`config.mk`:
```
export PLATFORM = sky130hd
export DESIGN_NAME = full_CAE
export DESIGN_NICKNAME = full_CAE
export VERILOG_FILES = /design/flow/design.v
export SDC_FILE = /design/flow/constraint.sdc
export NUM_CORES = 4
export LEC_CHECK = 0
export CAP_MARGIN = 20
export CORE_MARGIN = 2
export CORE_UTILIZATION = 40
export CTS_CLUSTER_SIZE = 77
export GPL_ROUTABILITY_DRIVEN = 1
export PLACE_DENSITY_LB_ADDON = 0.18
export SLEW_MARGIN = 20
```
`constraint.sdc`:
```
create_clock -name core_clock -period 4.5 [get_ports {clk}]
set_input_delay 0.9000 -clock core_clock [delete_from_list [all_inputs] [get_ports {clk}]]
set_output_delay 0.9000 -clock core_clock [all_outputs]
set_load 0.01 [all_outputs]
```
`design.v`:
```
module compare_and_exchange(
    input [31:0] i1,
    input [31:0] i2,
    input dir,
    input clk,
    input reset,
    input enable,
    output [31:0] o1,
    output  [31:0] o2
    );
    reg [31:0]r1;
    reg [31:0]r2;
   always @(posedge clk)
   begin
   if(reset==0)
   begin
           if(enable==1)
            begin
                 if(dir==1)
                     begin
                        if (i1<i2)
                            begin
                                 r1 <= i1;
                                 r2 <= i2;
                            end
                        else
                             begin
                                 r1 <= i2;
                                 r2 <= i1;
                             end
                       end
                 else if(dir==0)  
                     begin
                        if (i1>i2)
                            begin
                             r1 <= i1;
                             r2 <= i2;
                            end
                        else
                             begin
                                 r1 <= i2;
                                 r2 <= i1;
                              end
                      end
            end
    else if (reset==1)
    begin
    r1<=32'b0;
    r2<=32'b0;
    end
    end
    end
    assign o2=r2; 
  assign o1=r1;
endmodule
module BM4_CAE(
    input [31:0] i1,
    input [31:0] i2,
    input [31:0] i3,
    input [31:0] i4,
    input dir1,
    input dir2,
    input dir3,
    input clk,
    input reset,
    input enable,
    output [31:0] o1,
    output [31:0] o2,
    output [31:0] o3,
    output [31:0] o4
    );
    wire [31:0]r1,r2,r3,r4,r5,r6,r7,r8,r9,r10,r11,r12,r13,r14;
           compare_and_exchange cae1(i1[31:0],i2[31:0],dir1,clk,reset,enable,r1,r2);
           compare_and_exchange cae2(i3[31:0],i4[31:0],dir1,clk,reset,enable,r3,r4);
           compare_and_exchange cae3(r1[31:0],r4[31:0],dir2,clk,reset,enable,r5,r8);
           compare_and_exchange cae4(r2[31:0],r3[31:0],dir2,clk,reset,enable,r6,r7);
           compare_and_exchange cae5(r5[31:0],r6[31:0],dir3,clk,reset,enable,r11,r13);
           compare_and_exchange cae6(r7[31:0],r8[31:0],dir3,clk,reset,enable,r12,r14); 
           assign o1=r11;
           assign o2=r12;
           assign o3=r13;
           assign o4=r14;
    endmodule
module BM8_CAE(
        input [31:0] i1,
        input [31:0] i2,
        input [31:0] i3,
        input [31:0] i4,
        input [31:0] i5,
        input [31:0] i6,
        input [31:0] i7,
        input [31:0] i8,
        input dir1,
        input dir2,
        input dir3,
        input clk,
        input reset,
        input enable,
        output [31:0] o1,
        output [31:0] o2,
        output [31:0] o3,
        output [31:0] o4,
        output [31:0] o5,
        output [31:0] o6,
        output [31:0] o7,
        output [31:0] o8
        );
      wire [31:0] r1,r2 ,r3,r4,r5,r6,r7,r8,r9,r10,r11,r12,r13,r14,r15,r16,r17,r18,r19,r20,r21,r22,r23,r24;   
         compare_and_exchange cae1(i1[31:0],i8[31:0],dir1,clk,reset,enable,r1,r8);
         compare_and_exchange cae2(i2[31:0],i7[31:0],dir1,clk,reset,enable,r2,r7);
         compare_and_exchange cae3(i3[31:0],i6[31:0],dir1,clk,reset,enable,r3,r6);
         compare_and_exchange cae4(i4[31:0],i5[31:0],dir1,clk,reset,enable,r4,r5);
         compare_and_exchange cae6(r1[31:0],r2[31:0],dir2,clk,reset,enable,r9,r10); 
         compare_and_exchange cae7(r3[31:0],r4[31:0],dir2,clk,reset,enable,r11,r12); 
         compare_and_exchange cae8(r5[31:0],r6[31:0],dir2,clk,reset,enable,r13,r14);
         compare_and_exchange cae9(r7[31:0],r8[31:0],dir2,clk,reset,enable,r15,r16);
         compare_and_exchange cae10(r9[31:0],r11[31:0],dir3,clk,reset,enable,r17,r18); 
         compare_and_exchange cae11(r10[31:0],r12[31:0],dir3,clk,reset,enable,r19,r20);
         compare_and_exchange cae12(r13[31:0],r15[31:0],dir3,clk,reset,enable,r21,r22); 
         compare_and_exchange cae13(r14[31:0],r16[31:0],dir3,clk,reset,enable,r23,r24);  
        assign o1=r17;
        assign o2=r18;
        assign o3=r19;
        assign o4=r20;
        assign o5=r21;
        assign o6=r22;
        assign o7=r23;
        assign o8=r24;
      endmodule
module full_CAE(
input [31:0] i1,
input [31:0] i2,
input [31:0] i3,
input [31:0] i4,
input [31:0] i5,
input [31:0] i6,
input [31:0] i7,
input [31:0] i8,
input dir,
input clk,
input reset,
input enable,
output [31:0] o1,
output [31:0] o2,
output [31:0] o3,
output [31:0] o4,
output [31:0] o5,
output [31:0] o6,
output [31:0] o7,
output [31:0] o8
);
wire [31:0] r1,r2 ,r3,r4,r5,r6,r7,r8,r9,r10,r11,r12,r13,r14,r15,r16,r17,r18,r19,r20,r21,r22,r23,r24;
reg [6:1] dq;
always @(posedge clk)
begin
    if (reset==0 && enable==1)
        dq <= {dq[5:1], dir};
end
compare_and_exchange cae1(i1[31:0],i2[31:0],dir,clk,reset,enable,r1,r2);
compare_and_exchange cae2(i3[31:0],i4[31:0],dir,clk,reset,enable,r3,r4);
compare_and_exchange cae3(i5[31:0],i6[31:0],dir,clk,reset,enable,r5,r6);
compare_and_exchange cae4(i7[31:0],i8[31:0],dir,clk,reset,enable,r7,r8);
BM4_CAE a1(r1,r2,r3,r4,dq[1],dq[2],dq[3],clk,reset,enable,r9,r10,r11,r12);
BM4_CAE a2(r5,r6,r7,r8,dq[1],dq[2],dq[3],clk,reset,enable,r13,r14,r15,r16);
BM8_CAE a3(r9,r10,r11,r12,r13,r14,r15,r16,dq[4],dq[5],dq[6],clk,reset,enable,r17,r18,r19,r20,r21,r22,r23,r24);
assign o1=r17;
assign o2=r18;
assign o3=r19;
assign o4=r20;
assign o5=r21;
assign o6=r22;
assign o7=r23;
assign o8=r24;
endmodule
```
`run.sh`:
```
#!/bin/bash
# the make line also repeats each setting of config.mk as NAME=value (left out here)
make -C /OpenROAD-flow-scripts/flow DESIGN_CONFIG=/design/flow/config.mk WORK_HOME=/design/flow/orfs CLKGATE_MAP_FILE= finish
```
==> metrics.yaml, run 1 <==
port_buffers: 515
gp_congestion: 0.919
finalCritPeriodShare: 0.919
cts_root_buf: "clkbuf_16"
powerSeq_w: 0.0209
clock_power_w: 0.0166
seqPwrFrac: 0.472
grt_pass1_wl_um: 411000
rsz0062_at_grt: "no"
post_cts_buffers: 0
placed_cells: 11000
whs_endpoint: "a2.cae1.r1[27]"
hold-path-cell-count: 1
cpMaxStageDelayCell: "mux2i_4"
clk_pin_slew_ns: 0.06
ys_top_cells_by_area: "edfxtp_1, mux2_2, ha_1"
maxSlewViolCount: 0
place_area_mm2: 0.110
clock-sinks: 1798
warning_count: 28
numCtsBuffers: 198
fin_ws_ns: 0.362
crit-reg2reg-launch: "a2.cae4.r1[7]"
synth_warnings: 2
common_cells: "edfxtp_1, mux2_2, inv_1"
cp_max_fo: 20
ys_sh_mux: 0.191
comb_power_w: 0.00664
clkLatencyLatePin_ns: 0.87
critical-path-max-stage-delay_ns: 0.63
rows: 183
xor_share: 0.000176
synthDistinctLibCells: 64
fp-utilization: 0.402
synthArstFlopShare: 0
die_area_mm2: 0.253
fp_nets: 8392
slew_headroom: 0.246
tightest_slew_ns: 1.13
yosysMostFrequentCell: "edfxtp_1"
final_area_mm2: 0.116
start_kind: "flop"
crit_cells: 10
finalSetupTns_ns: 0
cpMostUsedCell: "a21oi_1"
syn_area_mm2: 0.0998
ios: 516
leakage_nw: 45.8
logic_area_mm2: 0.0409
layoutNonFillerInstCount: 11400
dp_hpwl_um: 226000
p_int_w: 0.0328
crit_path_end_kind: "flop"
adder_share: 0.112
ir_worst_vdd_mv: 0.358
fin_skew_ns: 0.0360
dominantRegCellSynth: "edfxtp_1"
status: "complete, no violations"
coreArea_mm2: 0.248
drtIter0Drc: 5306
use_met2: 0.327
ys_area_mm2: 0.0998
cts_resized: 0
synthCells: 7236
finalSetupViolCount: 0
logic_family: "multiplexers"
ant_nets: 0
vias: 61500
crit_start: "a2.cae4.r1[7]"
hold_start: "cae3.r2[27]"
area.growth.synth_to_final_pct: 16.7
clk_path_buf_depth: 3
crit_required_ns: 5.08
ff2ff_path_depth: 10
chipHeight_um: 503
die_x_um: 503
crit_family: "AND-OR/OR-AND gates"
met3_usage: 0.0301
power-top-group: "sequential cells"
drcViolationCount: 0
grt_pass1_vias: 60300
path_cells: "inv_1 -> ha_1 -> a21oi_1 -> a21oi_1 -> a2111oi_0 -> o21ai_0 -> a211oi_2 -> mux2i_4 -> buf_12 -> mux2_2"
vias_per_cell: 5.40
netSwitchingPower_w: 0.0113
hold_viol: 0
fin_nets: 9058
grt_antenna_before_repair: 17
hold_buffers: 0
busiest_layer: "met1"
ys_cells: 7236
crit_buf_inv: 2
combinationalPowerShare: 0.151
cts_max_level: 4
ys_seq_frac: 0.541
cap_violations: 0
num-fill-cells: 21800
wirelength_um: 282000
grt_overflow_total: 0
finalCriticalPeriod_ns: 4.14
worstPathArrival_ns: 4.71
grt_max_degree: 85
worstSetupEndpoint: "a2.cae5.r2[6]"
synth_top_area_share: 0.541
ys_ff: 1798
simple_gate_area_frac: 0.0368
edf_count: 1798
aoi_share: 0.0683
r2r_end: "a2.cae5.r2[6]"
grtUsageTotal: 0.221
seq_area_mm2: 0.0540
pwr-share-clk: 0.377
synth_area_per_cell_um2: 13.8
cellPowerDensity_mw_per_mm2: 379
p_sw_frac: 0.256
path_class: "flop to flop"
yosysTopAreaCell: "edfxtp_1"
rrSetupSlack_ns: 0.36
tritoncts: "yes"
max_freq_ghz: 0.242
hp-class: "flop to flop"
use_met1: 0.334
pre_cts_ws_ns: -0.269
wire_per_inst_um: 24.8
drtPass1Iterations: 6
cell type report:
type | count | share of cell area
diodes | 4 | 0.0000860
clock buffers | 235 | 0.0439
clock inverters | 134 | 0.0133
inverters | 908 | 0.0293
multi-input cells | 4305 | 0.351
flip-flops and latches | 1798 | 0.464
well taps | 3330 | 0.0358
repair buffers | 691 | 0.0624
through the flow:
step / hold WS, ns / utilization / power, W
after detailed placement: 0.585 / 0.442 / 0.0278
after global placement: 0.588 / 0.442 / 0.0276
after floorplan: 0.424 / - / 0.0258
after global routing: 0.622 / 0.469 / 0.0458
final: 0.600 / 0.469 / 0.0441
after CTS: 0.594 / 0.469 / 0.0445
routing by layer:
layer / vias up / wire, um
met5: - / 23
met2: 1823 / 120000
met3: 394 / 15100
met1: 30500 / 138000
li1: 28800 / -
met4: 4 / 9330
==> inputs of run 2 (changes only) <==
Settings changed: CAP_MARGIN 20 to 15, CELL_PAD_IN_SITES_GLOBAL_PLACEMENT set to 0, CORE_ASPECT_RATIO set to 0.88, CORE_UTILIZATION 40 to 58, CTS_CLUSTER_SIZE 77 to 13, GPL_ROUTABILITY_DRIVEN 1 to not set, MAX_ROUTING_LAYER set to met5, PLACE_DENSITY set to 0.56, PLACE_DENSITY_LB_ADDON 0.18 to not set, SETUP_SLACK_MARGIN set to 0.74, SLEW_MARGIN 20 to 5.
Clock period 4.5 ns to 3.29 ns, I/O delays scaled along.
==> metrics.yaml, run 2 <==
hold-path-cell-count: 3  # was 1
fin_skew_ns: 0.0297  # was 0.0360 ns
ir_worst_vdd_mv: 0.541  # was 0.358 mV
numCtsBuffers: 185  # was 198
vias_per_cell: 5.92  # was 5.40
wire_per_inst_um: 25.7  # was 24.8 um
hold_start: "i2[18]"  # was cae3.r2[27]
leakage_nw: 57.2  # was 45.8 nW
warning_count: 35  # was 28
crit_required_ns: 3.86  # was 5.08 ns
pwr-share-clk: 0.335  # was 0.377
ys_cells: 7236  # unchanged
fp-utilization: 0.585  # was 0.402
cpMaxStageDelayCell: "edfxtp_1"  # was mux2i_4
yosysMostFrequentCell: "edfxtp_1"  # unchanged
power-top-group: "sequential cells"  # unchanged
grt_pass1_wl_um: 417000  # was 411000 um
slew_headroom: 0.289  # was 0.246
path_cells: "inv_2 -> ha_4 -> nand4_1 -> nor4_4 -> buf_4 -> o21ai_2 -> buf_4 -> o211ai_1 -> a31oi_1 -> mux2_4 -> buf_6 -> buf_12 -> mux2_4"  # was inv_1 -> ha_1 -> a21oi_1 -> a21oi_1 -> a2111oi_0 -> o21ai_0 -> a211oi_2 -> mux2i_4 -> buf_12 -> mux2_2
clock-sinks: 1798  # unchanged
synth_area_per_cell_um2: 13.8  # unchanged
yosysTopAreaCell: "edfxtp_1"  # unchanged
drtIter0Drc: 6614  # was 5306
grt_max_degree: 101  # was 85
layoutNonFillerInstCount: 11600  # was 11.4k
status: "finished with violations"  # was complete, no violations
crit_buf_inv: 5  # was 2
worstSetupEndpoint: "a3.cae4.r2[9]"  # was a2.cae5.r2[6]
synthArstFlopShare: 0  # unchanged
powerSeq_w: 0.0283  # was 0.0209 W
pre_cts_ws_ns: -0.873  # was -0.269 ns
aoi_share: 0.0683  # unchanged
chipHeight_um: 393  # was 503 um
r2r_end: "a3.cae4.r2[9]"  # was a2.cae5.r2[6]
common_cells: "edfxtp_1, mux2_2, inv_1"  # unchanged
grt_antenna_before_repair: 29  # was 17
hp-class: "input port to flop"  # was flop to flop
edf_count: 1798  # unchanged
fin_nets: 10400  # was 9058
area.growth.synth_to_final_pct: 32.5  # was 16.7%
clk_pin_slew_ns: 0.06  # about the same
hold_viol: 0  # unchanged
synthDistinctLibCells: 64  # unchanged
clk_path_buf_depth: 3  # unchanged
port_buffers: 515  # unchanged
clock_power_w: 0.0207  # was 0.0166 W
die_area_mm2: 0.175  # was 0.253 mm^2
coreArea_mm2: 0.171  # was 0.248 mm^2
critical-path-max-stage-delay_ns: 0.48  # was 0.63 ns
crit_path_end_kind: "flop"  # unchanged
max_freq_ghz: 0.291  # was 0.242 GHz
crit-reg2reg-launch: "a2.cae5.r1[15]"  # was a2.cae4.r1[7]
die_x_um: 446  # was 503 um
vias: 68700  # was 61.5k
finalCriticalPeriod_ns: 3.43  # was 4.14 ns
p_int_w: 0.0456  # was 0.0328 W
fp_nets: 8392  # unchanged
num-fill-cells: 10200  # was 21.8k
comb_power_w: 0.0127  # was 0.00664 W
cap_violations: 0  # unchanged
seqPwrFrac: 0.458  # was 0.472
violations: "negative setup slack"
combinationalPowerShare: 0.206  # was 0.151
dp_hpwl_um: 217000  # was 226000 um
synth_warnings: 2  # unchanged
syn_area_mm2: 0.0998  # unchanged
postLayoutCoreUtil: 0.775  # was 0.469
crit_start: "a2.cae5.r1[15]"  # was a2.cae4.r1[7]
tritoncts: "yes"  # unchanged
grt_pass1_vias: 66200  # was 60.3k
path_class: "flop to flop"  # unchanged
ys_seq_frac: 0.541  # unchanged
simple_gate_area_frac: 0.0368  # unchanged
ys_sh_mux: 0.191  # unchanged
cts_max_level: 4  # unchanged
ys_top_cells_by_area: "edfxtp_1, mux2_2, ha_1"  # unchanged
maxSlewViolCount: 0  # unchanged
gp_congestion: 0.972  # was 0.919
adder_share: 0.112  # unchanged
ios: 516  # unchanged
crit_family: "multiplexers"  # was AND-OR/OR-AND gates
drcViolationCount: 0  # unchanged
ys_area_mm2: 0.0998  # unchanged
crit_cells: 13  # was 10
ff2ff_path_depth: 13  # was 10
placed_cells: 10900  # was 11.0k
p_sw_frac: 0.262  # was 0.256
grtUsageTotal: 0.319  # was 0.221
netSwitchingPower_w: 0.0162  # was 0.0113 W
start_kind: "flop"  # unchanged
grt_overflow_total: 0  # unchanged
cellPowerDensity_mw_per_mm2: 468  # was 379 mW/mm^2
fin_ws_ns: -0.141  # was 0.362 ns
wirelength_um: 298000  # was 282000 um
ys_ff: 1798  # unchanged
logic_family: "multiplexers"  # unchanged
dominantRegCellSynth: "edfxtp_1"  # unchanged
rows: 142  # was 183
finalCritPeriodShare: 1.04  # was 0.919
drtPass1Iterations: 6  # unchanged
ant_nets: 0  # unchanged
xor_share: 0.000176  # unchanged
finalSetupViolCount: 180  # was 0
clkLatencyLatePin_ns: 0.84  # was 0.87 ns
cp_max_fo: 8  # was 20
cts_root_buf: "clkbuf_16"  # unchanged
whs_endpoint: "cae1.r2[18]"  # was a2.cae1.r1[27]
rsz0062_at_grt: "yes"  # was no
rrSetupSlack_ns: -0.14  # was 0.36 ns
synthCells: 7236  # unchanged
synth_top_area_share: 0.541  # unchanged
worstPathArrival_ns: 4.00  # was 4.71 ns
tightest_slew_ns: 1.06  # was 1.13 ns
-- run 2: cell type report --
type	instances	area (um^2)	area share
Multi-Input combinational cell	4305	46100	0.348
Antenna cell	13	32.5	0.000246
Tap cell	2232	2790	0.0211
Inverter	908	3420	0.0259
Clock inverter	120	1050	0.00791
Timing Repair Buffer	2010	20000	0.151
Sequential cell	1798	54000	0.408
Clock buffer	219	4840	0.0366
-- run 2: layer usage --
metal,vias up,track usage,share of wire
met5,-,0,0.00032
met4,14,0.0984,0.040
met3,596,0.0448,0.064
met2,2608,0.504,0.47
met1,34100,0.460,0.43
li1,31400,-,-
-- run 2: metrics by stage --
step	power, W	cell area, um^2	TNS (ns)	hold WS (ns)
final	0.0618	132000	-9.39	0.245
after floorplan	0.0353	99800	-	0.424
after CTS	0.0602	125000	-9.02	0.507
after detailed placement	0.0389	116000	-358.38	0.579
after global placement	0.0386	116000	-314.36	0.577
after global routing	0.0637	132000	-36.13	0.232
-- run 2: what timing repair did --
action / in CTS / in global routing
gates cloned: 34 / 59
endpoints found under the setup margin: 1792 / 1792
hold buffers: 0 / 0
buffers inserted: 81 / 176
pin swaps: 75 / 223
resized: 333 / 1158
==> inputs of run 3 (changes only) <==
Settings changed: CAP_MARGIN 15 to 35, CELL_PAD_IN_SITES_GLOBAL_PLACEMENT 0 to not set, CORE_ASPECT_RATIO 0.88 to 1.09, CORE_UTILIZATION 58 to 68, CTS_CLUSTER_DIAMETER set to 245, CTS_CLUSTER_SIZE 13 to not set, MAX_ROUTING_LAYER met5 to not set, PLACE_DENSITY 0.56 to not set, PLACE_DENSITY_LB_ADDON set to 0.07, SETUP_SLACK_MARGIN 0.74 to not set, SLEW_MARGIN 5 to 30.
Clock period 3.29 ns to 5.23 ns, I/O delays scaled along.
==> metrics.yaml, run 3 <==
cpMaxStageDelayCell: "a2111oi_0"  # was edfxtp_1
hold_start: "a1.cae2.r2[13]"  # was i2[18]
ant_nets: 0  # unchanged
cts_resized: 0  # was 333
p_sw_frac: 0.256  # was 0.262
aoi_share: 0.0683  # unchanged
path_cells: "inv_1 -> ha_1 -> nand4_1 -> a21oi_1 -> a2111oi_0 -> o21ai_0 -> a21oi_1 -> mux2i_4 -> buf_12 -> mux2_2"  # was inv_2 -> ha_4 -> nand4_1 -> nor4_4 -> buf_4 -> o21ai_2 -> buf_4 -> o211ai_1 -> a31oi_1 -> mux2_4 -> buf_6 -> buf_12 -> mux2_4
netSwitchingPower_w: 0.00928  # was 0.0162 W
drtPass1Iterations: 6  # unchanged
warning_count: 31  # was 35
post_cts_buffers: 0  # was 81
fin_nets: 8979  # was 10.4k
comb_power_w: 0.00567  # was 0.0127 W
syn_area_mm2: 0.0998  # unchanged
crit_start: "a1.cae4.r1[11]"  # was a2.cae5.r1[15]
numCtsBuffers: 176  # was 185
gp_congestion: 1.01  # was 0.972
clk_pin_slew_ns: 0.06  # about the same
pwr-share-clk: 0.352  # was 0.335
tightest_slew_ns: 0.949  # was 1.06 ns
vias: 62200  # was 68.7k
xor_share: 0.000176  # unchanged
vias_per_cell: 6.29  # was 5.92
synth_area_per_cell_um2: 13.8  # unchanged
hp-class: "flop to flop"  # was input port to flop
grt_overflow_total: 0  # unchanged
cts_max_level: 4  # unchanged
whs_endpoint: "a1.cae3.r1[13]"  # was cae1.r2[18]
ys_ff: 1798  # unchanged
crit_path_end_kind: "flop"  # unchanged
common_cells: "edfxtp_1, mux2_2, inv_1"  # unchanged
cts_root_buf: "clkbuf_16"  # unchanged
hold_slack_ns: 0.590  # was 0.245 ns
finalCritPeriodShare: 0.821  # was 1.04
cap_violations: 0  # unchanged
wire_per_inst_um: 25.8  # was 25.7 um
slew_headroom: 0.361  # was 0.289
path_class: "flop to flop"  # unchanged
worstPathArrival_ns: 4.84  # was 4.00 ns
rows: 146  # was 142
dominantRegCellSynth: "edfxtp_1"  # unchanged
synthDistinctLibCells: 64  # unchanged
ys_area_mm2: 0.0998  # unchanged
hold-path-cell-count: 1  # was 3
ys_sh_mux: 0.191  # unchanged
cellPowerDensity_mw_per_mm2: 321  # was 468 mW/mm^2
fp-utilization: 0.686  # was 0.585
clock-sinks: 1798  # unchanged
clkLatencyLatePin_ns: 0.82  # was 0.84 ns
synth_warnings: 2  # unchanged
worstSetupEndpoint: "a1.cae5.r1[1]"  # was a3.cae4.r2[9]
status: "complete, no violations"  # was finished with violations
drtIter0Drc: 6780  # was 6614
layoutNonFillerInstCount: 9894  # was 11.6k
logic_family: "multiplexers"  # unchanged
grt_pass1_vias: 61600  # was 66.2k
start_kind: "flop"  # unchanged
adder_share: 0.112  # unchanged
crit_family: "AND-OR/OR-AND gates"  # was multiplexers
hold_buffers: 0  # unchanged
cp_max_fo: 64  # was 8
r2r_end: "a1.cae5.r1[1]"  # was a3.cae4.r2[9]
finalSetupTns_ns: 0  # was -9.39 ns
total_power_w: 0.0363  # was 0.0618 W
die_area_mm2: 0.150  # was 0.175 mm^2
grtUsageTotal: 0.343  # was 0.319
synthArstFlopShare: 0  # unchanged
num-fill-cells: 8704  # was 10.2k
synthCells: 7236  # unchanged
rsz0062_at_grt: "no"  # was yes
finalSetupViolCount: 0  # was 180
ios: 516  # unchanged
crit-reg2reg-launch: "a1.cae4.r1[11]"  # was a2.cae5.r1[15]
chipHeight_um: 404  # was 393 um
leakage_nw: 45.0  # was 57.2 nW
drcViolationCount: 0  # unchanged
fp_nets: 8392  # unchanged
hold_viol: 0  # unchanged
placed_cells: 9567  # was 10.9k
powerSeq_w: 0.0178  # was 0.0283 W
yosysTopAreaCell: "edfxtp_1"  # unchanged
clk_path_buf_depth: 3  # unchanged
ys_seq_frac: 0.541  # unchanged
crit_required_ns: 5.77  # was 3.86 ns
crit_buf_inv: 2  # was 5
maxSlewViolCount: 0  # unchanged
edf_count: 1798  # unchanged
grt_max_degree: 132  # was 101
rrSetupSlack_ns: 0.94  # was -0.14 ns
ir_worst_vdd_mv: 0.338  # was 0.541 mV
critical-path-max-stage-delay_ns: 0.83  # was 0.48 ns
grt_pass1_wl_um: 382000  # was 417000 um
cpMostUsedCell: "a21oi_1"
p_int_w: 0.0270  # was 0.0456 W
crit_cells: 10  # was 13
wirelength_um: 256000  # was 298000 um
ys_cells: 7236  # unchanged
die_x_um: 371  # was 446 um
port_buffers: 515  # unchanged
max_freq_ghz: 0.233  # was 0.291 GHz
seqPwrFrac: 0.492  # was 0.458
ff2ff_path_depth: 10  # was 13
tritoncts: "yes"  # unchanged
yosysMostFrequentCell: "edfxtp_1"  # unchanged
power-top-group: "sequential cells"  # unchanged
combinationalPowerShare: 0.156  # was 0.206
synth_top_area_share: 0.541  # unchanged
area.growth.synth_to_final_pct: 13.3  # was 32.5%
clock_power_w: 0.0128  # was 0.0207 W
ys_top_cells_by_area: "edfxtp_1, mux2_2, ha_1"  # unchanged
simple_gate_area_frac: 0.0368  # unchanged
dp_hpwl_um: 199000  # was 217000 um
finalCriticalPeriod_ns: 4.29  # was 3.43 ns
fin_skew_ns: 0.0332  # was 0.0297 ns
grt_antenna_before_repair: 6  # was 29
coreArea_mm2: 0.145  # was 0.171 mm^2
[run 3: area by class of cell]
class | count | area [um^2] | area share
Timing Repair Buffer | 634 | 6550 | 0.0579
Sequential cell | 1798 | 54000 | 0.478
Multi-Input combinational cell | 4305 | 40900 | 0.362
Tap cell | 1924 | 2410 | 0.0213
Antenna cell | 2 | 5.00 | 0.0000443
Clock inverter | 123 | 1240 | 0.0109
Inverter | 908 | 3410 | 0.0302
Clock buffer | 200 | 4490 | 0.0398
[run 3: metrics by stage]
step,area [um^2],utilization,worst slack (ns)
2_1_floorplan,99800,-,-23.05
3_3_place_gp,107000,0.737,0.527
3_5_place_dp,107000,0.738,0.464
4_1_cts,113000,0.777,1.03
5_1_grt,113000,0.777,0.935
6_report,113000,0.777,0.936
[run 3: layer usage]
metal  up-vias  track usage  share of wire
li1      28600            -              -
met1     30500        0.465           0.41
met2      2520        0.553           0.47
met3       546       0.0485          0.064
met4         6        0.153          0.051
met5         -            0        0.00019
==> inputs of run 4 (changes only) <==
Settings changed: CAP_MARGIN 35 to 15, CELL_PAD_IN_SITES_GLOBAL_PLACEMENT set to 0, CORE_ASPECT_RATIO 1.09 to 0.88, CORE_UTILIZATION 68 to 70, CTS_CLUSTER_DIAMETER 245 to not set, CTS_CLUSTER_SIZE set to 34, MAX_ROUTING_LAYER set to met5, PLACE_DENSITY_LB_ADDON 0.07 to not set, SETUP_SLACK_MARGIN set to 0.74, SLEW_MARGIN 30 to 5.
Clock period 5.23 ns to 3.29 ns, I/O delays scaled along.
==> metrics.yaml, run 4 <==
ys_ff: 1798  # unchanged
ys_sh_mux: 0.191  # unchanged
dp_hpwl_um: 213000  # was 199000 um
syn_area_mm2: 0.0998  # unchanged
logic_family: "multiplexers"  # unchanged
synth_warnings: 2  # unchanged
coreArea_mm2: 0.141  # was 0.145 mm^2
die_x_um: 406  # was 371 um
cts_max_level: 4  # unchanged
synthDistinctLibCells: 64  # unchanged
simple_gate_area_frac: 0.0368  # unchanged
die_area_mm2: 0.146  # was 0.150 mm^2
ios: 516  # unchanged
cts_root_buf: "clkbuf_16"  # unchanged
gp_congestion: 0.991  # was 1.01
ys_cells: 7236  # unchanged
ys_seq_frac: 0.541  # unchanged
clk_path_buf_depth: 3  # unchanged
status: "did not finish"  # was complete, no violations
edf_count: 1798  # unchanged
xor_share: 0.000176  # unchanged
chipHeight_um: 358  # was 404 um
synthCells: 7236  # unchanged
numCtsBuffers: 174  # was 176
synth_top_area_share: 0.541  # unchanged
fp_nets: 8392  # unchanged
clock-sinks: 1798  # unchanged
synthArstFlopShare: 0  # unchanged
fp-utilization: 0.707  # was 0.686
yosysTopAreaCell: "edfxtp_1"  # unchanged
adder_share: 0.112  # unchanged
aoi_share: 0.0683  # unchanged
common_cells: "edfxtp_1, mux2_2, inv_1"  # unchanged
ys_top_cells_by_area: "edfxtp_1, mux2_2, ha_1"  # unchanged
dominantRegCellSynth: "edfxtp_1"  # unchanged
ys_area_mm2: 0.0998  # unchanged
port_buffers: 515  # unchanged
synth_area_per_cell_um2: 13.8  # unchanged
rows: 129  # was 146
hold_buffers: 0  # unchanged
haltStage: "global routing"
yosysMostFrequentCell: "edfxtp_1"  # unchanged
## run 4: timing repair
action	CTS
setup buffers	129
resized	666
cloned	43
setup endpoints to repair	1792
pin swaps	136
## run 4: per-stage QoR
stage	utilization	cells	worst slack, ns	power [W]	cell area [um^2]
global placement	0.810	10400	-0.893	0.0382	114000
detailed placement	0.810	10400	-0.988	0.0387	114000
floorplan	-	7236	-24.60	0.0353	99800
CTS	0.882	10900	-0.0686	0.0593	124000
==> inputs of run 5 (changes only) <==
Settings changed: CAP_MARGIN 15 to 20, CELL_PAD_IN_SITES_GLOBAL_PLACEMENT 0 to not set, CORE_ASPECT_RATIO 0.88 to 0.54, CTS_CLUSTER_SIZE 34 to 41, MAX_ROUTING_LAYER met5 to not set, SETUP_SLACK_MARGIN 0.74 to 0.17, SLEW_MARGIN 5 to 20.
Clock period 3.29 ns to 3.08 ns, I/O delays scaled along.
==> metrics.yaml, run 5 <==
coreArea_mm2: 0.141  # about the same
synth_area_per_cell_um2: 13.8  # unchanged
synthCells: 7236  # unchanged
die_x_um: 518  # was 406 um
synthArstFlopShare: 0  # unchanged
cts_max_level: 4  # unchanged
port_buffers: 515  # unchanged
pre_cts_ws_ns: -1.25  # was -0.988 ns
ys_sh_mux: 0.191  # unchanged
haltStage: "global routing"  # unchanged
adder_share: 0.112  # unchanged
grtUsageTotal: 0.922
ys_seq_frac: 0.541  # unchanged
syn_area_mm2: 0.0998  # unchanged
chipHeight_um: 281  # was 358 um
dp_hpwl_um: 239000  # was 213000 um
clock-sinks: 1798  # unchanged
hold_buffers: 0  # unchanged
edf_count: 1798  # unchanged
rows: 101  # was 129
tool.error: "[ERROR GRT-0232] Routing congestion too high. Check the congestion heatmap in the GUI."
yosysTopAreaCell: "edfxtp_1"  # unchanged
fp-utilization: 0.707  # about the same
clk_path_buf_depth: 3  # unchanged
yosysMostFrequentCell: "edfxtp_1"  # unchanged
simple_gate_area_frac: 0.0368  # unchanged
ys_top_cells_by_area: "edfxtp_1, mux2_2, ha_1"  # unchanged
place_area_mm2: 0.120  # was 0.114 mm^2
synthDistinctLibCells: 64  # unchanged
ys_cells: 7236  # unchanged
synth_top_area_share: 0.541  # unchanged
numCtsBuffers: 158  # was 174
cts_root_buf: "clkbuf_16"  # unchanged
ys_ff: 1798  # unchanged
gp_congestion: 1.02  # was 0.991
xor_share: 0.000176  # unchanged
fp_nets: 8392  # unchanged
ys_area_mm2: 0.0998  # unchanged
dominantRegCellSynth: "edfxtp_1"  # unchanged
ios: 516  # unchanged
common_cells: "edfxtp_1, mux2_2, inv_1"  # unchanged
synth_warnings: 2  # unchanged
die_area_mm2: 0.146  # about the same
grt_overflow_total: 2564
placed_cells: 11100  # was 10.4k
logic_family: "multiplexers"  # unchanged
status: "did not finish"  # unchanged
aoi_share: 0.0683  # unchanged
[run 5: what timing repair did]
item                       in CTS
gates resized                 490
gates cloned                   49
pin swaps                      94
setup buffers                 125
setup endpoints to repair    1775
[run 5: per-layer routing]
layer | global-route usage | overflow
met2 | 1.02 | 1283
met5 | 0.703 | 28
met4 | 0.967 | 841
met1 | 0.889 | 199
met3 | 0.845 | 213
[run 5: stage by stage]
step	power, W	setup TNS [ns]	utilization
after CTS	0.0639	-313.40	0.918
after detailed placement	0.0423	-758.04	0.848
after global placement	0.0416	-665.42	0.848
after floorplan	0.0377	-	-
==> inputs of run 6 (changes only) <==
Settings changed: CORE_ASPECT_RATIO 0.54 to not set, CORE_UTILIZATION 70 to 72, CTS_CLUSTER_SIZE 41 to 20, PLACE_DENSITY set to 0.95, SETUP_SLACK_MARGIN 0.17 to 0.32.
Clock period 3.08 ns to 3.02 ns, I/O delays scaled along.
==> metrics.yaml, run 6 <==
simple_gate_area_frac: 0.0368  # unchanged
tool.error: "[ERROR GRT-0116] Global routing finished with congestion. Check the congestion regions in the DRC Viewer."  # was [ERROR GRT-0232] Routing congestion too high. Check the congestion heatmap in the GUI.
die_x_um: 376  # was 518 um
synth_top_area_share: 0.541  # unchanged
chipHeight_um: 376  # was 281 um
die_area_mm2: 0.142  # was 0.146 mm^2
yosysTopAreaCell: "edfxtp_1"  # unchanged
ys_area_mm2: 0.0998  # unchanged
xor_share: 0.000176  # unchanged
ios: 516  # unchanged
rows: 136  # was 101
ys_sh_mux: 0.191  # unchanged
fp-utilization: 0.726  # was 0.707
dp_hpwl_um: 244000  # was 239000 um
cts_max_level: 4  # unchanged
synthDistinctLibCells: 64  # unchanged
synthCells: 7236  # unchanged
edf_count: 1798  # unchanged
grtUsageTotal: 0.887
grt_overflow_total: 1822
coreArea_mm2: 0.137  # was 0.141 mm^2
adder_share: 0.112  # unchanged
aoi_share: 0.0683  # unchanged
status: "did not finish"  # unchanged
fp_nets: 8392  # unchanged
ys_ff: 1798  # unchanged
common_cells: "edfxtp_1, mux2_2, inv_1"  # unchanged
place_area_mm2: 0.119  # was 0.120 mm^2
ys_cells: 7236  # unchanged
cts_root_buf: "clkbuf_16"  # unchanged
gp_congestion: 1.09  # was 1.02
clock-sinks: 1798  # unchanged
numCtsBuffers: 174  # was 158
placed_cells: 10900  # was 11.1k
ys_seq_frac: 0.541  # unchanged
haltStage: "global routing"  # unchanged
dominantRegCellSynth: "edfxtp_1"  # unchanged
yosysMostFrequentCell: "edfxtp_1"  # unchanged
synth_area_per_cell_um2: 13.8  # unchanged
logic_family: "multiplexers"  # unchanged
synthArstFlopShare: 0  # unchanged
clk_path_buf_depth: 3  # unchanged
ys_top_cells_by_area: "edfxtp_1, mux2_2, ha_1"  # unchanged
synth_warnings: 2  # unchanged
port_buffers: 515  # unchanged
syn_area_mm2: 0.0998  # unchanged
==> run 6: repair_timing <==
item                        CTS
setup endpoints to repair  1785
gates resized               526
hold buffers                  0
gates cloned                 42
pin swaps                   106
buffers inserted            118
==> run 6: routing by layer <==
| layer | GRT overflow | track usage |
|---|---|---|
| met1 | 63 | 0.855 |
| met2 | 1006 | 0.987 |
| met4 | 667 | 0.911 |
| met5 | 8 | 0.641 |
| met3 | 78 | 0.820 |
==> run 6: stage by stage <==
| step | setup WS (ns) | utilization | power, W |
|---|---|---|---|
| 2_1_floorplan | -24.82 | - | 0.0384 |
| 3_3_place_gp | -1.02 | 0.863 | 0.0419 |
| 3_5_place_dp | -1.30 | 0.863 | 0.0431 |
| 4_1_cts | -0.434 | 0.936 | 0.0676 |
==> inputs of run 7 (changes only) <==
Settings changed: CORE_UTILIZATION 72 to 61, CTS_CLUSTER_SIZE 20 to 42, HOLD_SLACK_MARGIN set to 0.29, PLACE_DENSITY 0.95 to not set, SETUP_SLACK_MARGIN 0.32 to 0.66.
Clock period 3.02 ns to 2.23 ns, I/O delays scaled along.
==> metrics.yaml, run 7 <==
crit_required_ns: 2.84
edf_count: 1798  # unchanged
cpMaxStageDelayCell: "mux2_4"
vias_per_cell: 6.18
rows: 148  # was 136
powerSeq_w: 0.0416
wirelength_um: 358000
synth_warnings: 2  # unchanged
grt_pass1_vias: 75000
netSwitchingPower_w: 0.0261
pwr-share-clk: 0.326
ios: 516  # unchanged
die_area_mm2: 0.167  # was 0.142 mm^2
yosysMostFrequentCell: "edfxtp_1"  # unchanged
rrSetupSlack_ns: -1.37
cap_violations: 0
crit-reg2reg-launch: "a2.cae6.r1[9]"
crit_family: "buffers and inverters"
seq_area_mm2: 0.0540
rsz0062_at_grt: "yes"
slew_headroom: 0.352
xor_share: 0.000176  # unchanged
finalCriticalPeriod_ns: 3.60
cellPowerDensity_mw_per_mm2: 666
warning_count: 33
tritoncts: "yes"
violations: "negative setup slack"
logic_family: "multiplexers"  # unchanged
fin_nets: 11700
cpMostUsedCell: "buf_4"
ys_seq_frac: 0.541  # unchanged
synth_top_area_share: 0.541  # unchanged
port_buffers: 515  # unchanged
clk_pin_slew_ns: 0.07
max_freq_ghz: 0.278
num-fill-cells: 6838
fin_skew_ns: 0.0591
yosysTopAreaCell: "edfxtp_1"  # unchanged
grt_pass1_wl_um: 449000
cp_max_fo: 8
postLayoutCoreUtil: 0.883
coreArea_mm2: 0.163  # was 0.137 mm^2
clock_power_w: 0.0312
seqPwrFrac: 0.435
crit_path_end_kind: "flop"
grtUsageTotal: 0.354
logic_area_mm2: 0.0465
leakage_nw: 64.2
ys_top_cells_by_area: "edfxtp_1, mux2_2, ha_1"  # unchanged
path_cells: "inv_1 -> ha_1 -> nand4_1 -> buf_4 -> nor4_4 -> buf_4 -> o21ai_4 -> buf_6 -> o211ai_1 -> buf_4 -> a31oi_4 -> mux2_4 -> buf_12 -> buf_16 -> mux2_4"
ir_worst_vdd_mv: 0.819
crit_start: "a2.cae6.r1[9]"
hold_viol: 0
dp_hpwl_um: 225000  # was 244000 um
clk_path_buf_depth: 3  # unchanged
aoi_share: 0.0683  # unchanged
hp-class: "input port to flop"
ff2ff_path_depth: 15
power-top-group: "sequential cells"
whs_endpoint: "cae2.r1[14]"
status: "finished with violations"  # was did not finish
start_kind: "flop"
fp_nets: 8392  # unchanged
dominantRegCellSynth: "edfxtp_1"  # unchanged
worstPathArrival_ns: 4.20
finalCritPeriodShare: 1.61
adder_share: 0.112  # unchanged
ys_ff: 1798  # unchanged
r2r_end: "a3.cae3.r2[2]"
cts_max_level: 4  # unchanged
placed_cells: 12100  # was 10.9k
grt_antenna_before_repair: 17
cts_root_buf: "clkbuf_16"  # unchanged
synthDistinctLibCells: 64  # unchanged
worstSetupEndpoint: "a3.cae3.r2[2]"
path_class: "flop to flop"
place_area_mm2: 0.126  # was 0.119 mm^2
layoutNonFillerInstCount: 12900
ys_sh_mux: 0.191  # unchanged
fp-utilization: 0.614  # was 0.726
tightest_slew_ns: 0.970
clkLatencyLatePin_ns: 0.91
vias: 79800
synthArstFlopShare: 0  # unchanged
drtIter0Drc: 9093
comb_power_w: 0.0229
drtPass1Iterations: 8
fin_ws_ns: -1.37
simple_gate_area_frac: 0.0368  # unchanged
numCtsBuffers: 186  # was 174
combinationalPowerShare: 0.240
finalSetupViolCount: 1852
synth_area_per_cell_um2: 13.8  # unchanged
ys_area_mm2: 0.0998  # unchanged
p_int_w: 0.0696
ant_nets: 0
common_cells: "edfxtp_1, mux2_2, inv_1"  # unchanged
crit_cells: 15
maxSlewViolCount: 0
critical-path-max-stage-delay_ns: 0.46
area.growth.synth_to_final_pct: 44.0
hold-path-cell-count: 2
gp_congestion: 1.05  # was 1.09
grt_overflow_total: 0
synthCells: 7236  # unchanged
crit_buf_inv: 7
final_area_mm2: 0.144
grt_max_degree: 57
clock-sinks: 1798  # unchanged
wire_per_inst_um: 27.8
chipHeight_um: 408  # was 376 um
die_x_um: 408  # was 376 um
syn_area_mm2: 0.0998  # unchanged
p_sw_frac: 0.272
drcViolationCount: 0
ys_cells: 7236  # unchanged
hold_start: "i4[14]"
[run 7: per-stage QoR]
| stage | TNS (ns) | total power, W | setup WS [ns] | hold slack (ns) |
|---|---|---|---|---|
| final | -1847.95 | 0.0957 | -1.37 | 0.311 |
| after global routing | -1926.76 | 0.0978 | -1.37 | 0.333 |
| after CTS | -1762.89 | 0.0907 | -1.22 | 0.290 |
| after detailed placement | -2171.85 | 0.0592 | -1.92 | 0.631 |
| after global placement | -2088.56 | 0.0585 | -1.92 | 0.622 |
| after floorplan | - | 0.0520 | -25.45 | 0.424 |
[run 7: timing repair]
item,in CTS,in global routing
setup buffers,81,164
resized,392,1161
hold endpoints to repair,1,60
endpoints found under the setup margin,2048,2048
pin swaps,52,174
hold buffers,1,57
cloned,34,94
[run 7: layout make-up]
type                            instances  share of cell area
Sequential cell                      1798               0.376
Multi-Input combinational cell       4306               0.324
Timing Repair Buffer                 3370               0.216
Clock buffer                          217              0.0335
Inverter                              908              0.0238
Tap cell                             2175              0.0189
Clock inverter                        128             0.00770
Antenna cell                            8            0.000139
[run 7: metal layers]
layer	track usage	up-vias	wire length [um]
met3	0.0461	1498	27400
met2	0.607	5051	173000
met5	0	-	113
met4	0.148	16	27900
met1	0.452	39100	130000
li1	-	34100	-
==> inputs of run 8 (changes only) <==
Settings changed: CORE_ASPECT_RATIO set to 0.54, CORE_UTILIZATION 61 to 70, CTS_CLUSTER_SIZE 42 to 41, HOLD_SLACK_MARGIN 0.29 to not set, SETUP_SLACK_MARGIN 0.66 to 0.56.
Clock period 2.23 ns to 4.15 ns, I/O delays scaled along.
==> metrics.yaml, run 8 <==
tightest_slew_ns: 1.16  # was 0.970 ns
cpMostUsedCell: "buf_4"  # unchanged
crit_required_ns: 4.70  # was 2.84 ns
total_power_w: 0.0459  # was 0.0957 W
xor_share: 0.000176  # unchanged
power-top-group: "sequential cells"  # unchanged
met3_usage: 0.121  # was 0.0461
synthArstFlopShare: 0  # unchanged
ant_nets: 1  # was 0
grt_pass1_vias: 63800  # was 75.0k
finalSetupViolCount: 0  # was 1852
crit_path_end_kind: "flop"  # unchanged
ys_cells: 7236  # unchanged
crit-reg2reg-launch: "cae3.r2[1]"  # was a2.cae6.r1[9]
fp_nets: 8392  # unchanged
ys_seq_frac: 0.541  # unchanged
drtIter0Drc: 11300  # was 9093
ys_sh_mux: 0.191  # unchanged
aoi_share: 0.0683  # unchanged
busiest_layer: "met1"  # was met2
gp_congestion: 1.03  # was 1.05
syn_area_mm2: 0.0998  # unchanged
dominantRegCellSynth: "edfxtp_1"  # unchanged
tritoncts: "yes"  # unchanged
whs_endpoint: "a1.cae3.r1[24]"  # was cae2.r1[14]
ff2ff_path_depth: 15  # unchanged
worstSetupEndpoint: "a2.cae1.r1[15]"  # was a3.cae3.r2[2]
path_cells: "inv_1 -> ha_1 -> nor2b_1 -> o211ai_1 -> a2111oi_4 -> buf_4 -> a211oi_2 -> o21ai_1 -> buf_4 -> a211oi_2 -> buf_4 -> mux2i_4 -> buf_12 -> clkbuf_16 -> mux2_4"  # was inv_1 -> ha_1 -> nand4_1 -> buf_4 -> nor4_4 -> buf_4 -> o21ai_4 -> buf_6 -> o211ai_1 -> buf_4 -> a31oi_4 -> mux2_4 -> buf_12 -> buf_16 -> mux2_4
p_sw_frac: 0.270  # was 0.272
ir_worst_vdd_mv: 0.451  # was 0.819 mV
grt_max_degree: 121  # was 57
use_met2: 0.545  # was 0.607
cts_max_level: 4  # unchanged
synthDistinctLibCells: 64  # unchanged
synth_area_per_cell_um2: 13.8  # unchanged
crit_start: "cae3.r2[1]"  # was a2.cae6.r1[9]
grt_overflow_total: 0  # unchanged
drtPass1Iterations: 6  # was 8
vias_per_cell: 6.69  # was 6.18
logic_family: "multiplexers"  # unchanged
grt_pass1_wl_um: 419000  # was 449000 um
hold_slack_ns: 0.586  # was 0.311 ns
fin_skew_ns: 0.0492  # was 0.0591 ns
warning_count: 40  # was 33
hold_buffers: 0  # was 1
critical-path-max-stage-delay_ns: 0.37  # was 0.46 ns
ys_ff: 1798  # unchanged
finalCritPeriodShare: 0.893  # was 1.61
numCtsBuffers: 160  # was 186
synthCells: 7236  # unchanged
cts_root_buf: "clkbuf_16"  # unchanged
num-fill-cells: 7459  # was 6838
clk_pin_slew_ns: 0.07  # about the same
maxSlewViolCount: 0  # unchanged
worstPathArrival_ns: 4.26  # was 4.20 ns
rsz0062_at_grt: "yes"  # unchanged
finalCriticalPeriod_ns: 3.70  # was 3.60 ns
yosysMostFrequentCell: "edfxtp_1"  # unchanged
hold-path-cell-count: 1  # was 2
combinationalPowerShare: 0.178  # was 0.240
final_area_mm2: 0.116  # was 0.144 mm^2
place_area_mm2: 0.109  # was 0.126 mm^2
powerSeq_w: 0.0226  # was 0.0416 W
hp-class: "flop to flop"  # was input port to flop
dp_hpwl_um: 220000  # was 225000 um
p_int_w: 0.0335  # was 0.0696 W
vias: 67500  # was 79.8k
adder_share: 0.112  # unchanged
drcViolationCount: 0  # unchanged
ys_top_cells_by_area: "edfxtp_1, mux2_2, ha_1"  # unchanged
r2r_end: "a2.cae1.r1[15]"  # was a3.cae3.r2[2]
crit_family: "AND-OR/OR-AND gates"  # was buffers and inverters
violations: "antenna violations"  # was negative setup slack
max_freq_ghz: 0.270  # was 0.278 GHz
crit_cells: 15  # unchanged
cap_violations: 0  # unchanged
clock_power_w: 0.0152  # was 0.0312 W
simple_gate_area_frac: 0.0368  # unchanged
slew_headroom: 0.225  # was 0.352
layoutNonFillerInstCount: 10100  # was 12.9k
cpMaxStageDelayCell: "edfxtp_1"  # was mux2_4
clk_path_buf_depth: 3  # unchanged
clkLatencyLatePin_ns: 0.82  # was 0.91 ns
port_buffers: 515  # unchanged
use_met1: 0.601  # was 0.452
ios: 516  # unchanged
path_class: "flop to flop"  # unchanged
pwr-share-clk: 0.331  # was 0.326
wirelength_um: 296000  # was 358000 um
cellPowerDensity_mw_per_mm2: 397  # was 666 mW/mm^2
hold_start: "a1.cae2.r2[24]"  # was i4[14]
pre_cts_ws_ns: -0.579  # was -1.92 ns
hold_viol: 0  # unchanged
clock-sinks: 1798  # unchanged
chipHeight_um: 281  # was 408 um
rrSetupSlack_ns: 0.45  # was -1.37 ns
rows: 101  # was 148
grt_antenna_before_repair: 30  # was 17
crit_buf_inv: 6  # was 7
start_kind: "flop"  # unchanged
leakage_nw: 46.5  # was 64.2 nW
edf_count: 1798  # unchanged
fin_ws_ns: 0.445  # was -1.37 ns
netSwitchingPower_w: 0.0124  # was 0.0261 W
ys_area_mm2: 0.0998  # unchanged
synth_warnings: 2  # unchanged
status: "finished with violations"  # unchanged
fin_nets: 9211  # was 11.7k
wire_per_inst_um: 29.3  # was 27.8 um
seqPwrFrac: 0.491  # was 0.435
common_cells: "edfxtp_1, mux2_2, inv_1"  # unchanged
die_x_um: 518  # was 408 um
die_area_mm2: 0.146  # was 0.167 mm^2
area.growth.synth_to_final_pct: 16.0  # was 44.0%
fp-utilization: 0.707  # was 0.614
yosysTopAreaCell: "edfxtp_1"  # unchanged
coreArea_mm2: 0.141  # was 0.163 mm^2
comb_power_w: 0.00817  # was 0.0229 W
grtUsageTotal: 0.392  # was 0.354
placed_cells: 9720  # was 12.1k
synth_top_area_share: 0.541  # unchanged
cp_max_fo: 5  # was 8
run 8: what timing repair did:
item                       CTS  global route
setup buffers               15            32
cloned                       4            26
hold endpoints to repair     0             0
gates resized               32           128
setup endpoints to repair  661           916
pin swaps                    7            17
run 8: routing by layer:
layer,up-vias,routed length [um]
met5,-,207
met4,28,6990
met3,531,45000
met2,4787,121000
met1,33100,122000
li1,29100,-
run 8: area by class of cell:
class                           instances  area (um^2)  area share
Sequential cell                      1798        54000       0.467
Clock buffer                          199         4150      0.0359
Clock inverter                         91          986     0.00852
Multi-Input combinational cell       4305        41400       0.358
Inverter                              908         3410      0.0295
Tap cell                             1905         2380      0.0206
Antenna cell                           12         30.0    0.000260
Timing Repair Buffer                  882         9280      0.0802
run 8: stage by stage:
stage           util  TNS (ns)
3_3_place_gp   0.772    -58.26
4_1_cts        0.810         0
3_5_place_dp   0.772    -60.23
2_1_floorplan      -         -
5_1_grt        0.820         0
6_report       0.820         0
==> inputs of run 9 (changes only) <==
Settings changed: CORE_ASPECT_RATIO 0.54 to not set, CORE_UTILIZATION 70 to 72, CTS_CLUSTER_DIAMETER set to 336, CTS_CLUSTER_SIZE 41 to 20, SETUP_SLACK_MARGIN 0.56 to not set.
Clock period 4.15 ns to 2.83 ns, I/O delays scaled along.
==> metrics.yaml, run 9 <==
ys_area_mm2: 0.0998  # unchanged
haltStage: "global routing"
ys_sh_mux: 0.191  # unchanged
synthArstFlopShare: 0  # unchanged
ys_ff: 1798  # unchanged
clk_path_buf_depth: 3  # unchanged
ios: 516  # unchanged
synthCells: 7236  # unchanged
place_area_mm2: 0.123  # was 0.109 mm^2
xor_share: 0.000176  # unchanged
grtUsageTotal: 0.845
yosysTopAreaCell: "edfxtp_1"  # unchanged
simple_gate_area_frac: 0.0368  # unchanged
cts_root_buf: "clkbuf_16"  # unchanged
clock-sinks: 1798  # unchanged
edf_count: 1798  # unchanged
logic_family: "multiplexers"  # unchanged
hold_buffers: 0  # unchanged
gp_congestion: 1.05  # was 1.03
aoi_share: 0.0683  # unchanged
cts_max_level: 3  # was 4
dp_hpwl_um: 232000  # was 220000 um
syn_area_mm2: 0.0998  # unchanged
die_area_mm2: 0.142  # was 0.146 mm^2
dominantRegCellSynth: "edfxtp_1"  # unchanged
die_x_um: 376  # was 518 um
synth_warnings: 2  # unchanged
yosysMostFrequentCell: "edfxtp_1"  # unchanged
port_buffers: 515  # unchanged
synth_area_per_cell_um2: 13.8  # unchanged
ys_seq_frac: 0.541  # unchanged
numCtsBuffers: 99  # was 160
placed_cells: 11500  # was 9720
adder_share: 0.112  # unchanged
synth_top_area_share: 0.541  # unchanged
fp_nets: 8392  # unchanged
tool.error: "[ERROR GRT-0232] Routing congestion too high. Check the congestion heatmap in the GUI."
ys_cells: 7236  # unchanged
fp-utilization: 0.726  # was 0.707
grt_overflow_total: 270
status: "did not finish"  # was finished with violations
coreArea_mm2: 0.137  # was 0.141 mm^2
synthDistinctLibCells: 64  # unchanged
common_cells: "edfxtp_1, mux2_2, inv_1"  # unchanged
ys_top_cells_by_area: "edfxtp_1, mux2_2, ha_1"  # unchanged
rows: 136  # was 101
chipHeight_um: 376  # was 281 um
run 9: stage by stage:
stage,utilization,worst slack [ns]
after CTS,0.949,-0.612
after detailed placement,0.896,-1.36
after global placement,0.896,-1.20
after floorplan,-,-24.97
run 9: repair_timing:
action | CTS
gates resized | 573
gates cloned | 43
pin swaps | 101
buffers inserted | 128
endpoints found under the setup margin | 1784
endpoints found under the hold margin | 0
run 9: layer usage:
metal / track usage / GRT overflow
met1: 0.824 / 9
met2: 0.966 / 126
met3: 0.761 / 13
met4: 0.832 / 119
met5: 0.567 / 3
==> inputs of run 10 (changes only) <==
Settings changed: CAP_MARGIN 20 to 35, CORE_UTILIZATION 72 to 69, CTS_CLUSTER_DIAMETER 336 to 59, CTS_CLUSTER_SIZE 20 to 56, HOLD_SLACK_MARGIN set to -0.09, SETUP_SLACK_MARGIN set to -0.31.
Clock period 2.83 ns to 4.36 ns, I/O delays scaled along.
==> metrics.yaml, run 10 <==
grtUsageTotal: 0.346
p_int_w: 0.0306
logic_area_mm2: 0.0409
start_kind: "flop"
crit_required_ns: 4.90
yosysTopAreaCell: "edfxtp_1"  # unchanged
p_sw_frac: 0.271
clk_path_buf_depth: 3  # unchanged
r2r_end: "a3.cae1.r2[26]"
finalSetupViolCount: 0
whs_endpoint: "a3.cae6.r2[17]"
vias_per_cell: 6.37
crit_buf_inv: 1
adder_share: 0.112  # unchanged
synth_warnings: 2  # unchanged
warning_count: 51
coreArea_mm2: 0.143  # was 0.137 mm^2
hp-class: "flop to flop"
cap_violations: 0
drcViolationCount: 0
syn_area_mm2: 0.0998  # unchanged
cp_max_fo: 64
combinationalPowerShare: 0.162
grt_pass1_vias: 61000
ir_worst_vdd_mv: 0.332
power-top-group: "sequential cells"
fin_skew_ns: 0.0512
numCtsBuffers: 140  # was 99
pre_cts_ws_ns: 0.0186  # was -1.36 ns
ios: 516  # unchanged
worstSetupEndpoint: "a3.cae1.r2[26]"
cts_resized: 0  # was 573
dominantRegCellSynth: "edfxtp_1"  # unchanged
slew_headroom: 0.383
die_area_mm2: 0.148  # was 0.142 mm^2
wire_per_inst_um: 25.9
chipHeight_um: 384  # was 376 um
fin_nets: 8975
gp_congestion: 1.01  # was 1.05
ys_ff: 1798  # unchanged
grt_overflow_total: 0
ys_cells: 7236  # unchanged
grt_max_degree: 145
grt_pass1_wl_um: 380000
vias: 62700
wirelength_um: 255000
edf_count: 1798  # unchanged
die_x_um: 384  # was 376 um
num-fill-cells: 8381
hold_slack_ns: 0.593
synthDistinctLibCells: 64  # unchanged
powerSeq_w: 0.0214
yosysMostFrequentCell: "edfxtp_1"  # unchanged
clk_pin_slew_ns: 0.09
simple_gate_area_frac: 0.0368  # unchanged
synthCells: 7236  # unchanged
rrSetupSlack_ns: 0.34
cellPowerDensity_mw_per_mm2: 373
maxSlewViolCount: 0
crit_cells: 9
drtIter0Drc: 6648
finalCriticalPeriod_ns: 4.02
comb_power_w: 0.00682
synth_area_per_cell_um2: 13.8  # unchanged
seq_area_mm2: 0.0540
logic_family: "multiplexers"  # unchanged
crit_path_end_kind: "flop"
place_area_mm2: 0.108  # was 0.123 mm^2
area.growth.synth_to_final_pct: 12.9
fin_ws_ns: 0.338
common_cells: "edfxtp_1, mux2_2, inv_1"  # unchanged
hold_viol: 0
crit_start: "a1.cae5.r1[24]"
clkLatencyLatePin_ns: 0.83
tritoncts: "yes"
post_cts_buffers: 0  # was 128
synthArstFlopShare: 0  # unchanged
ant_nets: 0
rows: 139  # was 136
finalCritPeriodShare: 0.923
cpMaxStageDelayCell: "a2111oi_0"
drtPass1Iterations: 6
tightest_slew_ns: 0.916
fp_nets: 8392  # unchanged
grt_antenna_before_repair: 15
hold_start: "a3.cae2.r1[17]"
worstPathArrival_ns: 4.56
pwr-share-clk: 0.328
final_area_mm2: 0.113
cts_root_buf: "clkbuf_16"  # unchanged
port_buffers: 515  # unchanged
cpMostUsedCell: "a21oi_1"
cts_max_level: 4  # was 3
fp-utilization: 0.695  # was 0.726
ys_area_mm2: 0.0998  # unchanged
ys_seq_frac: 0.541  # unchanged
critical-path-max-stage-delay_ns: 0.68
crit_family: "AND-OR/OR-AND gates"
path_class: "flop to flop"
synth_top_area_share: 0.541  # unchanged
dp_hpwl_um: 200000  # was 232000 um
seqPwrFrac: 0.510
clock_power_w: 0.0138
crit-reg2reg-launch: "a1.cae5.r1[24]"
hold-path-cell-count: 1
path_cells: "ha_1 -> nand4_1 -> a21oi_1 -> a2111oi_0 -> o211ai_1 -> a21oi_1 -> mux2i_4 -> buf_12 -> mux2_2"
postLayoutCoreUtil: 0.785
leakage_nw: 44.8
status: "complete, no violations"  # was did not finish
max_freq_ghz: 0.249
hold_buffers: 0  # unchanged
ys_sh_mux: 0.191  # unchanged
xor_share: 0.000176  # unchanged
aoi_share: 0.0683  # unchanged
netSwitchingPower_w: 0.0114
finalSetupTns_ns: 0
rsz0062_at_grt: "no"
ys_top_cells_by_area: "edfxtp_1, mux2_2, ha_1"  # unchanged
clock-sinks: 1798  # unchanged
ff2ff_path_depth: 9
-- run 10: metrics by stage --
stage | total power, W | std cells
after floorplan | 0.0266 | 7236
after global placement | 0.0282 | 9578
after detailed placement | 0.0285 | 9580
after CTS | 0.0420 | 9837
after global routing | 0.0433 | 9838
final | 0.0420 | 9842
-- run 10: area by class of cell --
cell class	count	area share
flip-flops and latches	1798	0.479
inverters	908	0.0303
clock buffers	153	0.0327
multi-input cells	4305	0.363
well taps	1903	0.0211
repair buffers	666	0.0621
diodes	5	0.000111
clock inverters	104	0.0114
-- run 10: layer usage --
layer / track usage / wire (um) / vias to the layer above
li1: - / - / 28600
met1: 0.486 / 107000 / 30800
met2: 0.548 / 118000 / 2771
met3: 0.0457 / 17700 / 544
met4: 0.144 / 11900 / 14
met5: 0 / 87 / -
==> inputs of run 11 (changes only) <==
Settings changed: CAP_MARGIN 35 to 20, CORE_UTILIZATION 69 to 70, CTS_CLUSTER_DIAMETER 59 to 98, CTS_CLUSTER_SIZE 56 to 20, HOLD_SLACK_MARGIN -0.09 to not set, SETUP_SLACK_MARGIN -0.31 to not set.
Clock period 4.36 ns to 2.48 ns, I/O delays scaled along.
==> metrics.yaml, run 11 <==
fp-utilization: 0.705  # was 0.695
pre_cts_ws_ns: -1.61  # was 0.0186 ns
dominantRegCellSynth: "edfxtp_1"  # unchanged
xor_share: 0.000176  # unchanged
adder_share: 0.112  # unchanged
haltStage: "global routing"
port_buffers: 515  # unchanged
edf_count: 1798  # unchanged
ys_top_cells_by_area: "edfxtp_1, mux2_2, ha_1"  # unchanged
logic_family: "multiplexers"  # unchanged
grt_overflow_total: 213
ys_sh_mux: 0.191  # unchanged
synth_top_area_share: 0.541  # unchanged
tool.error: "[ERROR GRT-0232] Routing congestion too high. Check the congestion heatmap in the GUI."
yosysMostFrequentCell: "edfxtp_1"  # unchanged
cts_root_buf: "clkbuf_16"  # unchanged
gp_congestion: 1.07  # was 1.01
ys_ff: 1798  # unchanged
hold_buffers: 0  # unchanged
synth_area_per_cell_um2: 13.8  # unchanged
coreArea_mm2: 0.141  # was 0.143 mm^2
clk_path_buf_depth: 3  # unchanged
chipHeight_um: 381  # was 384 um
die_area_mm2: 0.146  # was 0.148 mm^2
ys_cells: 7236  # unchanged
simple_gate_area_frac: 0.0368  # unchanged
synth_warnings: 2  # unchanged
fp_nets: 8392  # unchanged
synthCells: 7236  # unchanged
aoi_share: 0.0683  # unchanged
dp_hpwl_um: 233000  # was 200000 um
status: "did not finish"  # was complete, no violations
syn_area_mm2: 0.0998  # unchanged
die_x_um: 381  # was 384 um
ios: 516  # unchanged
grtUsageTotal: 0.797
ys_area_mm2: 0.0998  # unchanged
yosysTopAreaCell: "edfxtp_1"  # unchanged
synthArstFlopShare: 0  # unchanged
common_cells: "edfxtp_1, mux2_2, inv_1"  # unchanged
cts_max_level: 3  # was 4
numCtsBuffers: 99  # was 140
clock-sinks: 1798  # unchanged
synthDistinctLibCells: 64  # unchanged
ys_seq_frac: 0.541  # unchanged
rows: 138  # was 139
## run 11: layer usage
layer,global-route usage,GRT overflow
met3,0.694,5
met4,0.760,103
met1,0.782,3
met2,0.934,102
met5,0.533,0
## run 11: what timing repair did
action                                  4_1_cts
resized                                     493
setup buffers                               138
endpoints found under the setup margin     1792
gates cloned                                 44
endpoints found under the hold margin         0
pin swaps                                   103
## run 11: per-stage QoR
stage | std cells | area, um^2 | hold slack, ns | total power, W | TNS, ns
CTS | 12100 | 132000 | 0.441 | 0.0713 | -1318.52
detailed placement | 11800 | 125000 | 0.600 | 0.0532 | -1694.42
global placement | 11800 | 125000 | 0.593 | 0.0522 | -1553.04
floorplan | 7236 | 99800 | 0.424 | 0.0468 | -
==> inputs of run 12 (changes only) <==
Settings changed: ABC_AREA set to 0, CAP_MARGIN 20 to 5, CELL_PAD_IN_SITES_GLOBAL_PLACEMENT set to 0, CORE_MARGIN 2 to 10, CORE_UTILIZATION 70 to 72, CTS_CLUSTER_DIAMETER 98 to not set, CTS_CLUSTER_SIZE 20 to not set, MIN_ROUTING_LAYER set to met1, PLACE_DENSITY_LB_ADDON set to 0.28, SETUP_SLACK_MARGIN set to 0.07, TNS_END_PERCENT set to 25.
Clock period 2.48 ns to 4.1 ns, I/O delays scaled along.
==> metrics.yaml, run 12 <==
status: "complete, no violations"  # was did not finish
hold_viol: 0
cts_root_buf: "clkbuf_16"  # unchanged
total_power_w: 0.0478
area.growth.synth_to_final_pct: 15.2
common_cells: "edfxtp_1, mux2_2, inv_1"  # unchanged
grt_pass1_wl_um: 408000
ys_area_mm2: 0.0998  # unchanged
synthCells: 7236  # unchanged
powerSeq_w: 0.0228
ir_worst_vdd_mv: 0.394
cpMostUsedCell: "a21oi_1"
hold_slack_ns: 0.578
syn_area_mm2: 0.0998  # unchanged
simple_gate_area_frac: 0.0368  # unchanged
leakage_nw: 46.2
clkLatencyLatePin_ns: 0.85
grt_overflow_total: 0
die_area_mm2: 0.154  # was 0.146 mm^2
worstPathArrival_ns: 4.47
crit_required_ns: 4.65
power-top-group: "sequential cells"
xor_share: 0.000176  # unchanged
hold-path-cell-count: 1
vias: 65200
crit_buf_inv: 3
tightest_slew_ns: 1.18
max_freq_ghz: 0.255
synth_top_area_share: 0.541  # unchanged
ys_top_cells_by_area: "edfxtp_1, mux2_2, ha_1"  # unchanged
comb_power_w: 0.00762
synthDistinctLibCells: 64  # unchanged
place_area_mm2: 0.109  # was 0.125 mm^2
crit-reg2reg-launch: "a2.cae6.r2[21]"
wire_per_inst_um: 27.7
rsz0062_at_grt: "no"
yosysTopAreaCell: "edfxtp_1"  # unchanged
synthArstFlopShare: 0  # unchanged
whs_endpoint: "a3.cae7.r1[16]"
rrSetupSlack_ns: 0.18
start_kind: "flop"
adder_share: 0.112  # unchanged
cap_violations: 0
ant_nets: 0
chipHeight_um: 392  # was 381 um
numCtsBuffers: 182  # was 99
crit_family: "AND-OR/OR-AND gates"
post_cts_buffers: 0  # was 138
final_area_mm2: 0.115
ios: 516  # unchanged
warning_count: 28
combinationalPowerShare: 0.159
r2r_end: "a3.cae1.r2[25]"
dp_hpwl_um: 208000  # was 233000 um
critical-path-max-stage-delay_ns: 0.49
ff2ff_path_depth: 12
seqPwrFrac: 0.477
cts_resized: 0  # was 493
synth_area_per_cell_um2: 13.8  # unchanged
finalSetupViolCount: 0
path_class: "flop to flop"
vias_per_cell: 6.55
pwr-share-clk: 0.363
grt_pass1_vias: 66000
fin_nets: 9160
coreArea_mm2: 0.137  # was 0.141 mm^2
wirelength_um: 275000
hp-class: "flop to flop"
p_int_w: 0.0355
grtUsageTotal: 0.352
finalCritPeriodShare: 0.955
finalCriticalPeriod_ns: 3.92
die_x_um: 392  # was 381 um
cts_max_level: 4  # was 3
fp_nets: 8392  # unchanged
ys_cells: 7236  # unchanged
netSwitchingPower_w: 0.0122
crit_path_end_kind: "flop"
path_cells: "inv_1 -> ha_1 -> a21o_1 -> nand3_1 -> a21oi_1 -> a2111oi_0 -> buf_4 -> o211ai_1 -> a21oi_1 -> mux2i_4 -> buf_12 -> mux2_2"
clock-sinks: 1798  # unchanged
aoi_share: 0.0683  # unchanged
edf_count: 1798  # unchanged
cpMaxStageDelayCell: "edfxtp_1"
drtPass1Iterations: 6
fin_skew_ns: 0.0384
drtIter0Drc: 7487
cp_max_fo: 41
grt_antenna_before_repair: 21
fp-utilization: 0.726  # was 0.705
crit_cells: 12
hold_start: "a3.cae4.r1[16]"
yosysMostFrequentCell: "edfxtp_1"  # unchanged
drcViolationCount: 0
ys_seq_frac: 0.541  # unchanged
dominantRegCellSynth: "edfxtp_1"  # unchanged
p_sw_frac: 0.256
ys_ff: 1798  # unchanged
grt_max_degree: 100
tritoncts: "yes"
clk_path_buf_depth: 3  # unchanged
synth_warnings: 2  # unchanged
logic_family: "multiplexers"  # unchanged
slew_headroom: 0.208
maxSlewViolCount: 0
hold_buffers: 0  # unchanged
clock_power_w: 0.0174
rows: 136  # was 138
gp_congestion: 1.02  # was 1.07
worstSetupEndpoint: "a3.cae1.r2[25]"
ys_sh_mux: 0.191  # unchanged
clk_pin_slew_ns: 0.06
cellPowerDensity_mw_per_mm2: 416
port_buffers: 515  # unchanged
crit_start: "a2.cae6.r2[21]"
## run 12: final cells by class
type	count	area, um^2
flip-flops and latches	1798	54000
multi-input cells	4305	40900
fillers	6903	22600
repair buffers	809	8200
clock buffers	217	4730
inverters	908	3410
well taps	1794	2240
clock inverters	115	1430
diodes	6	15.0
## run 12: per-layer routing
layer  track usage  part of all wire
met2         0.573              0.47
met1         0.461              0.39
met5             0           0.00019
met3        0.0585             0.086
met4         0.174             0.057
## run 12: metrics by stage
step / setup WS [ns] / setup TNS (ns) / util / std cells
floorplan: -23.96 / - / - / 7236
CTS: 0.199 / 0 / 0.836 / 9946
global route: 0.0952 / 0 / 0.836 / 9948
finish: 0.185 / 0 / 0.836 / 9952
global placement: -0.354 / -34.65 / 0.791 / 9614
detailed placement: -0.456 / -47.03 / 0.791 / 9614
Power figures rest on the tool's default switching activity, not on a simulated workload.
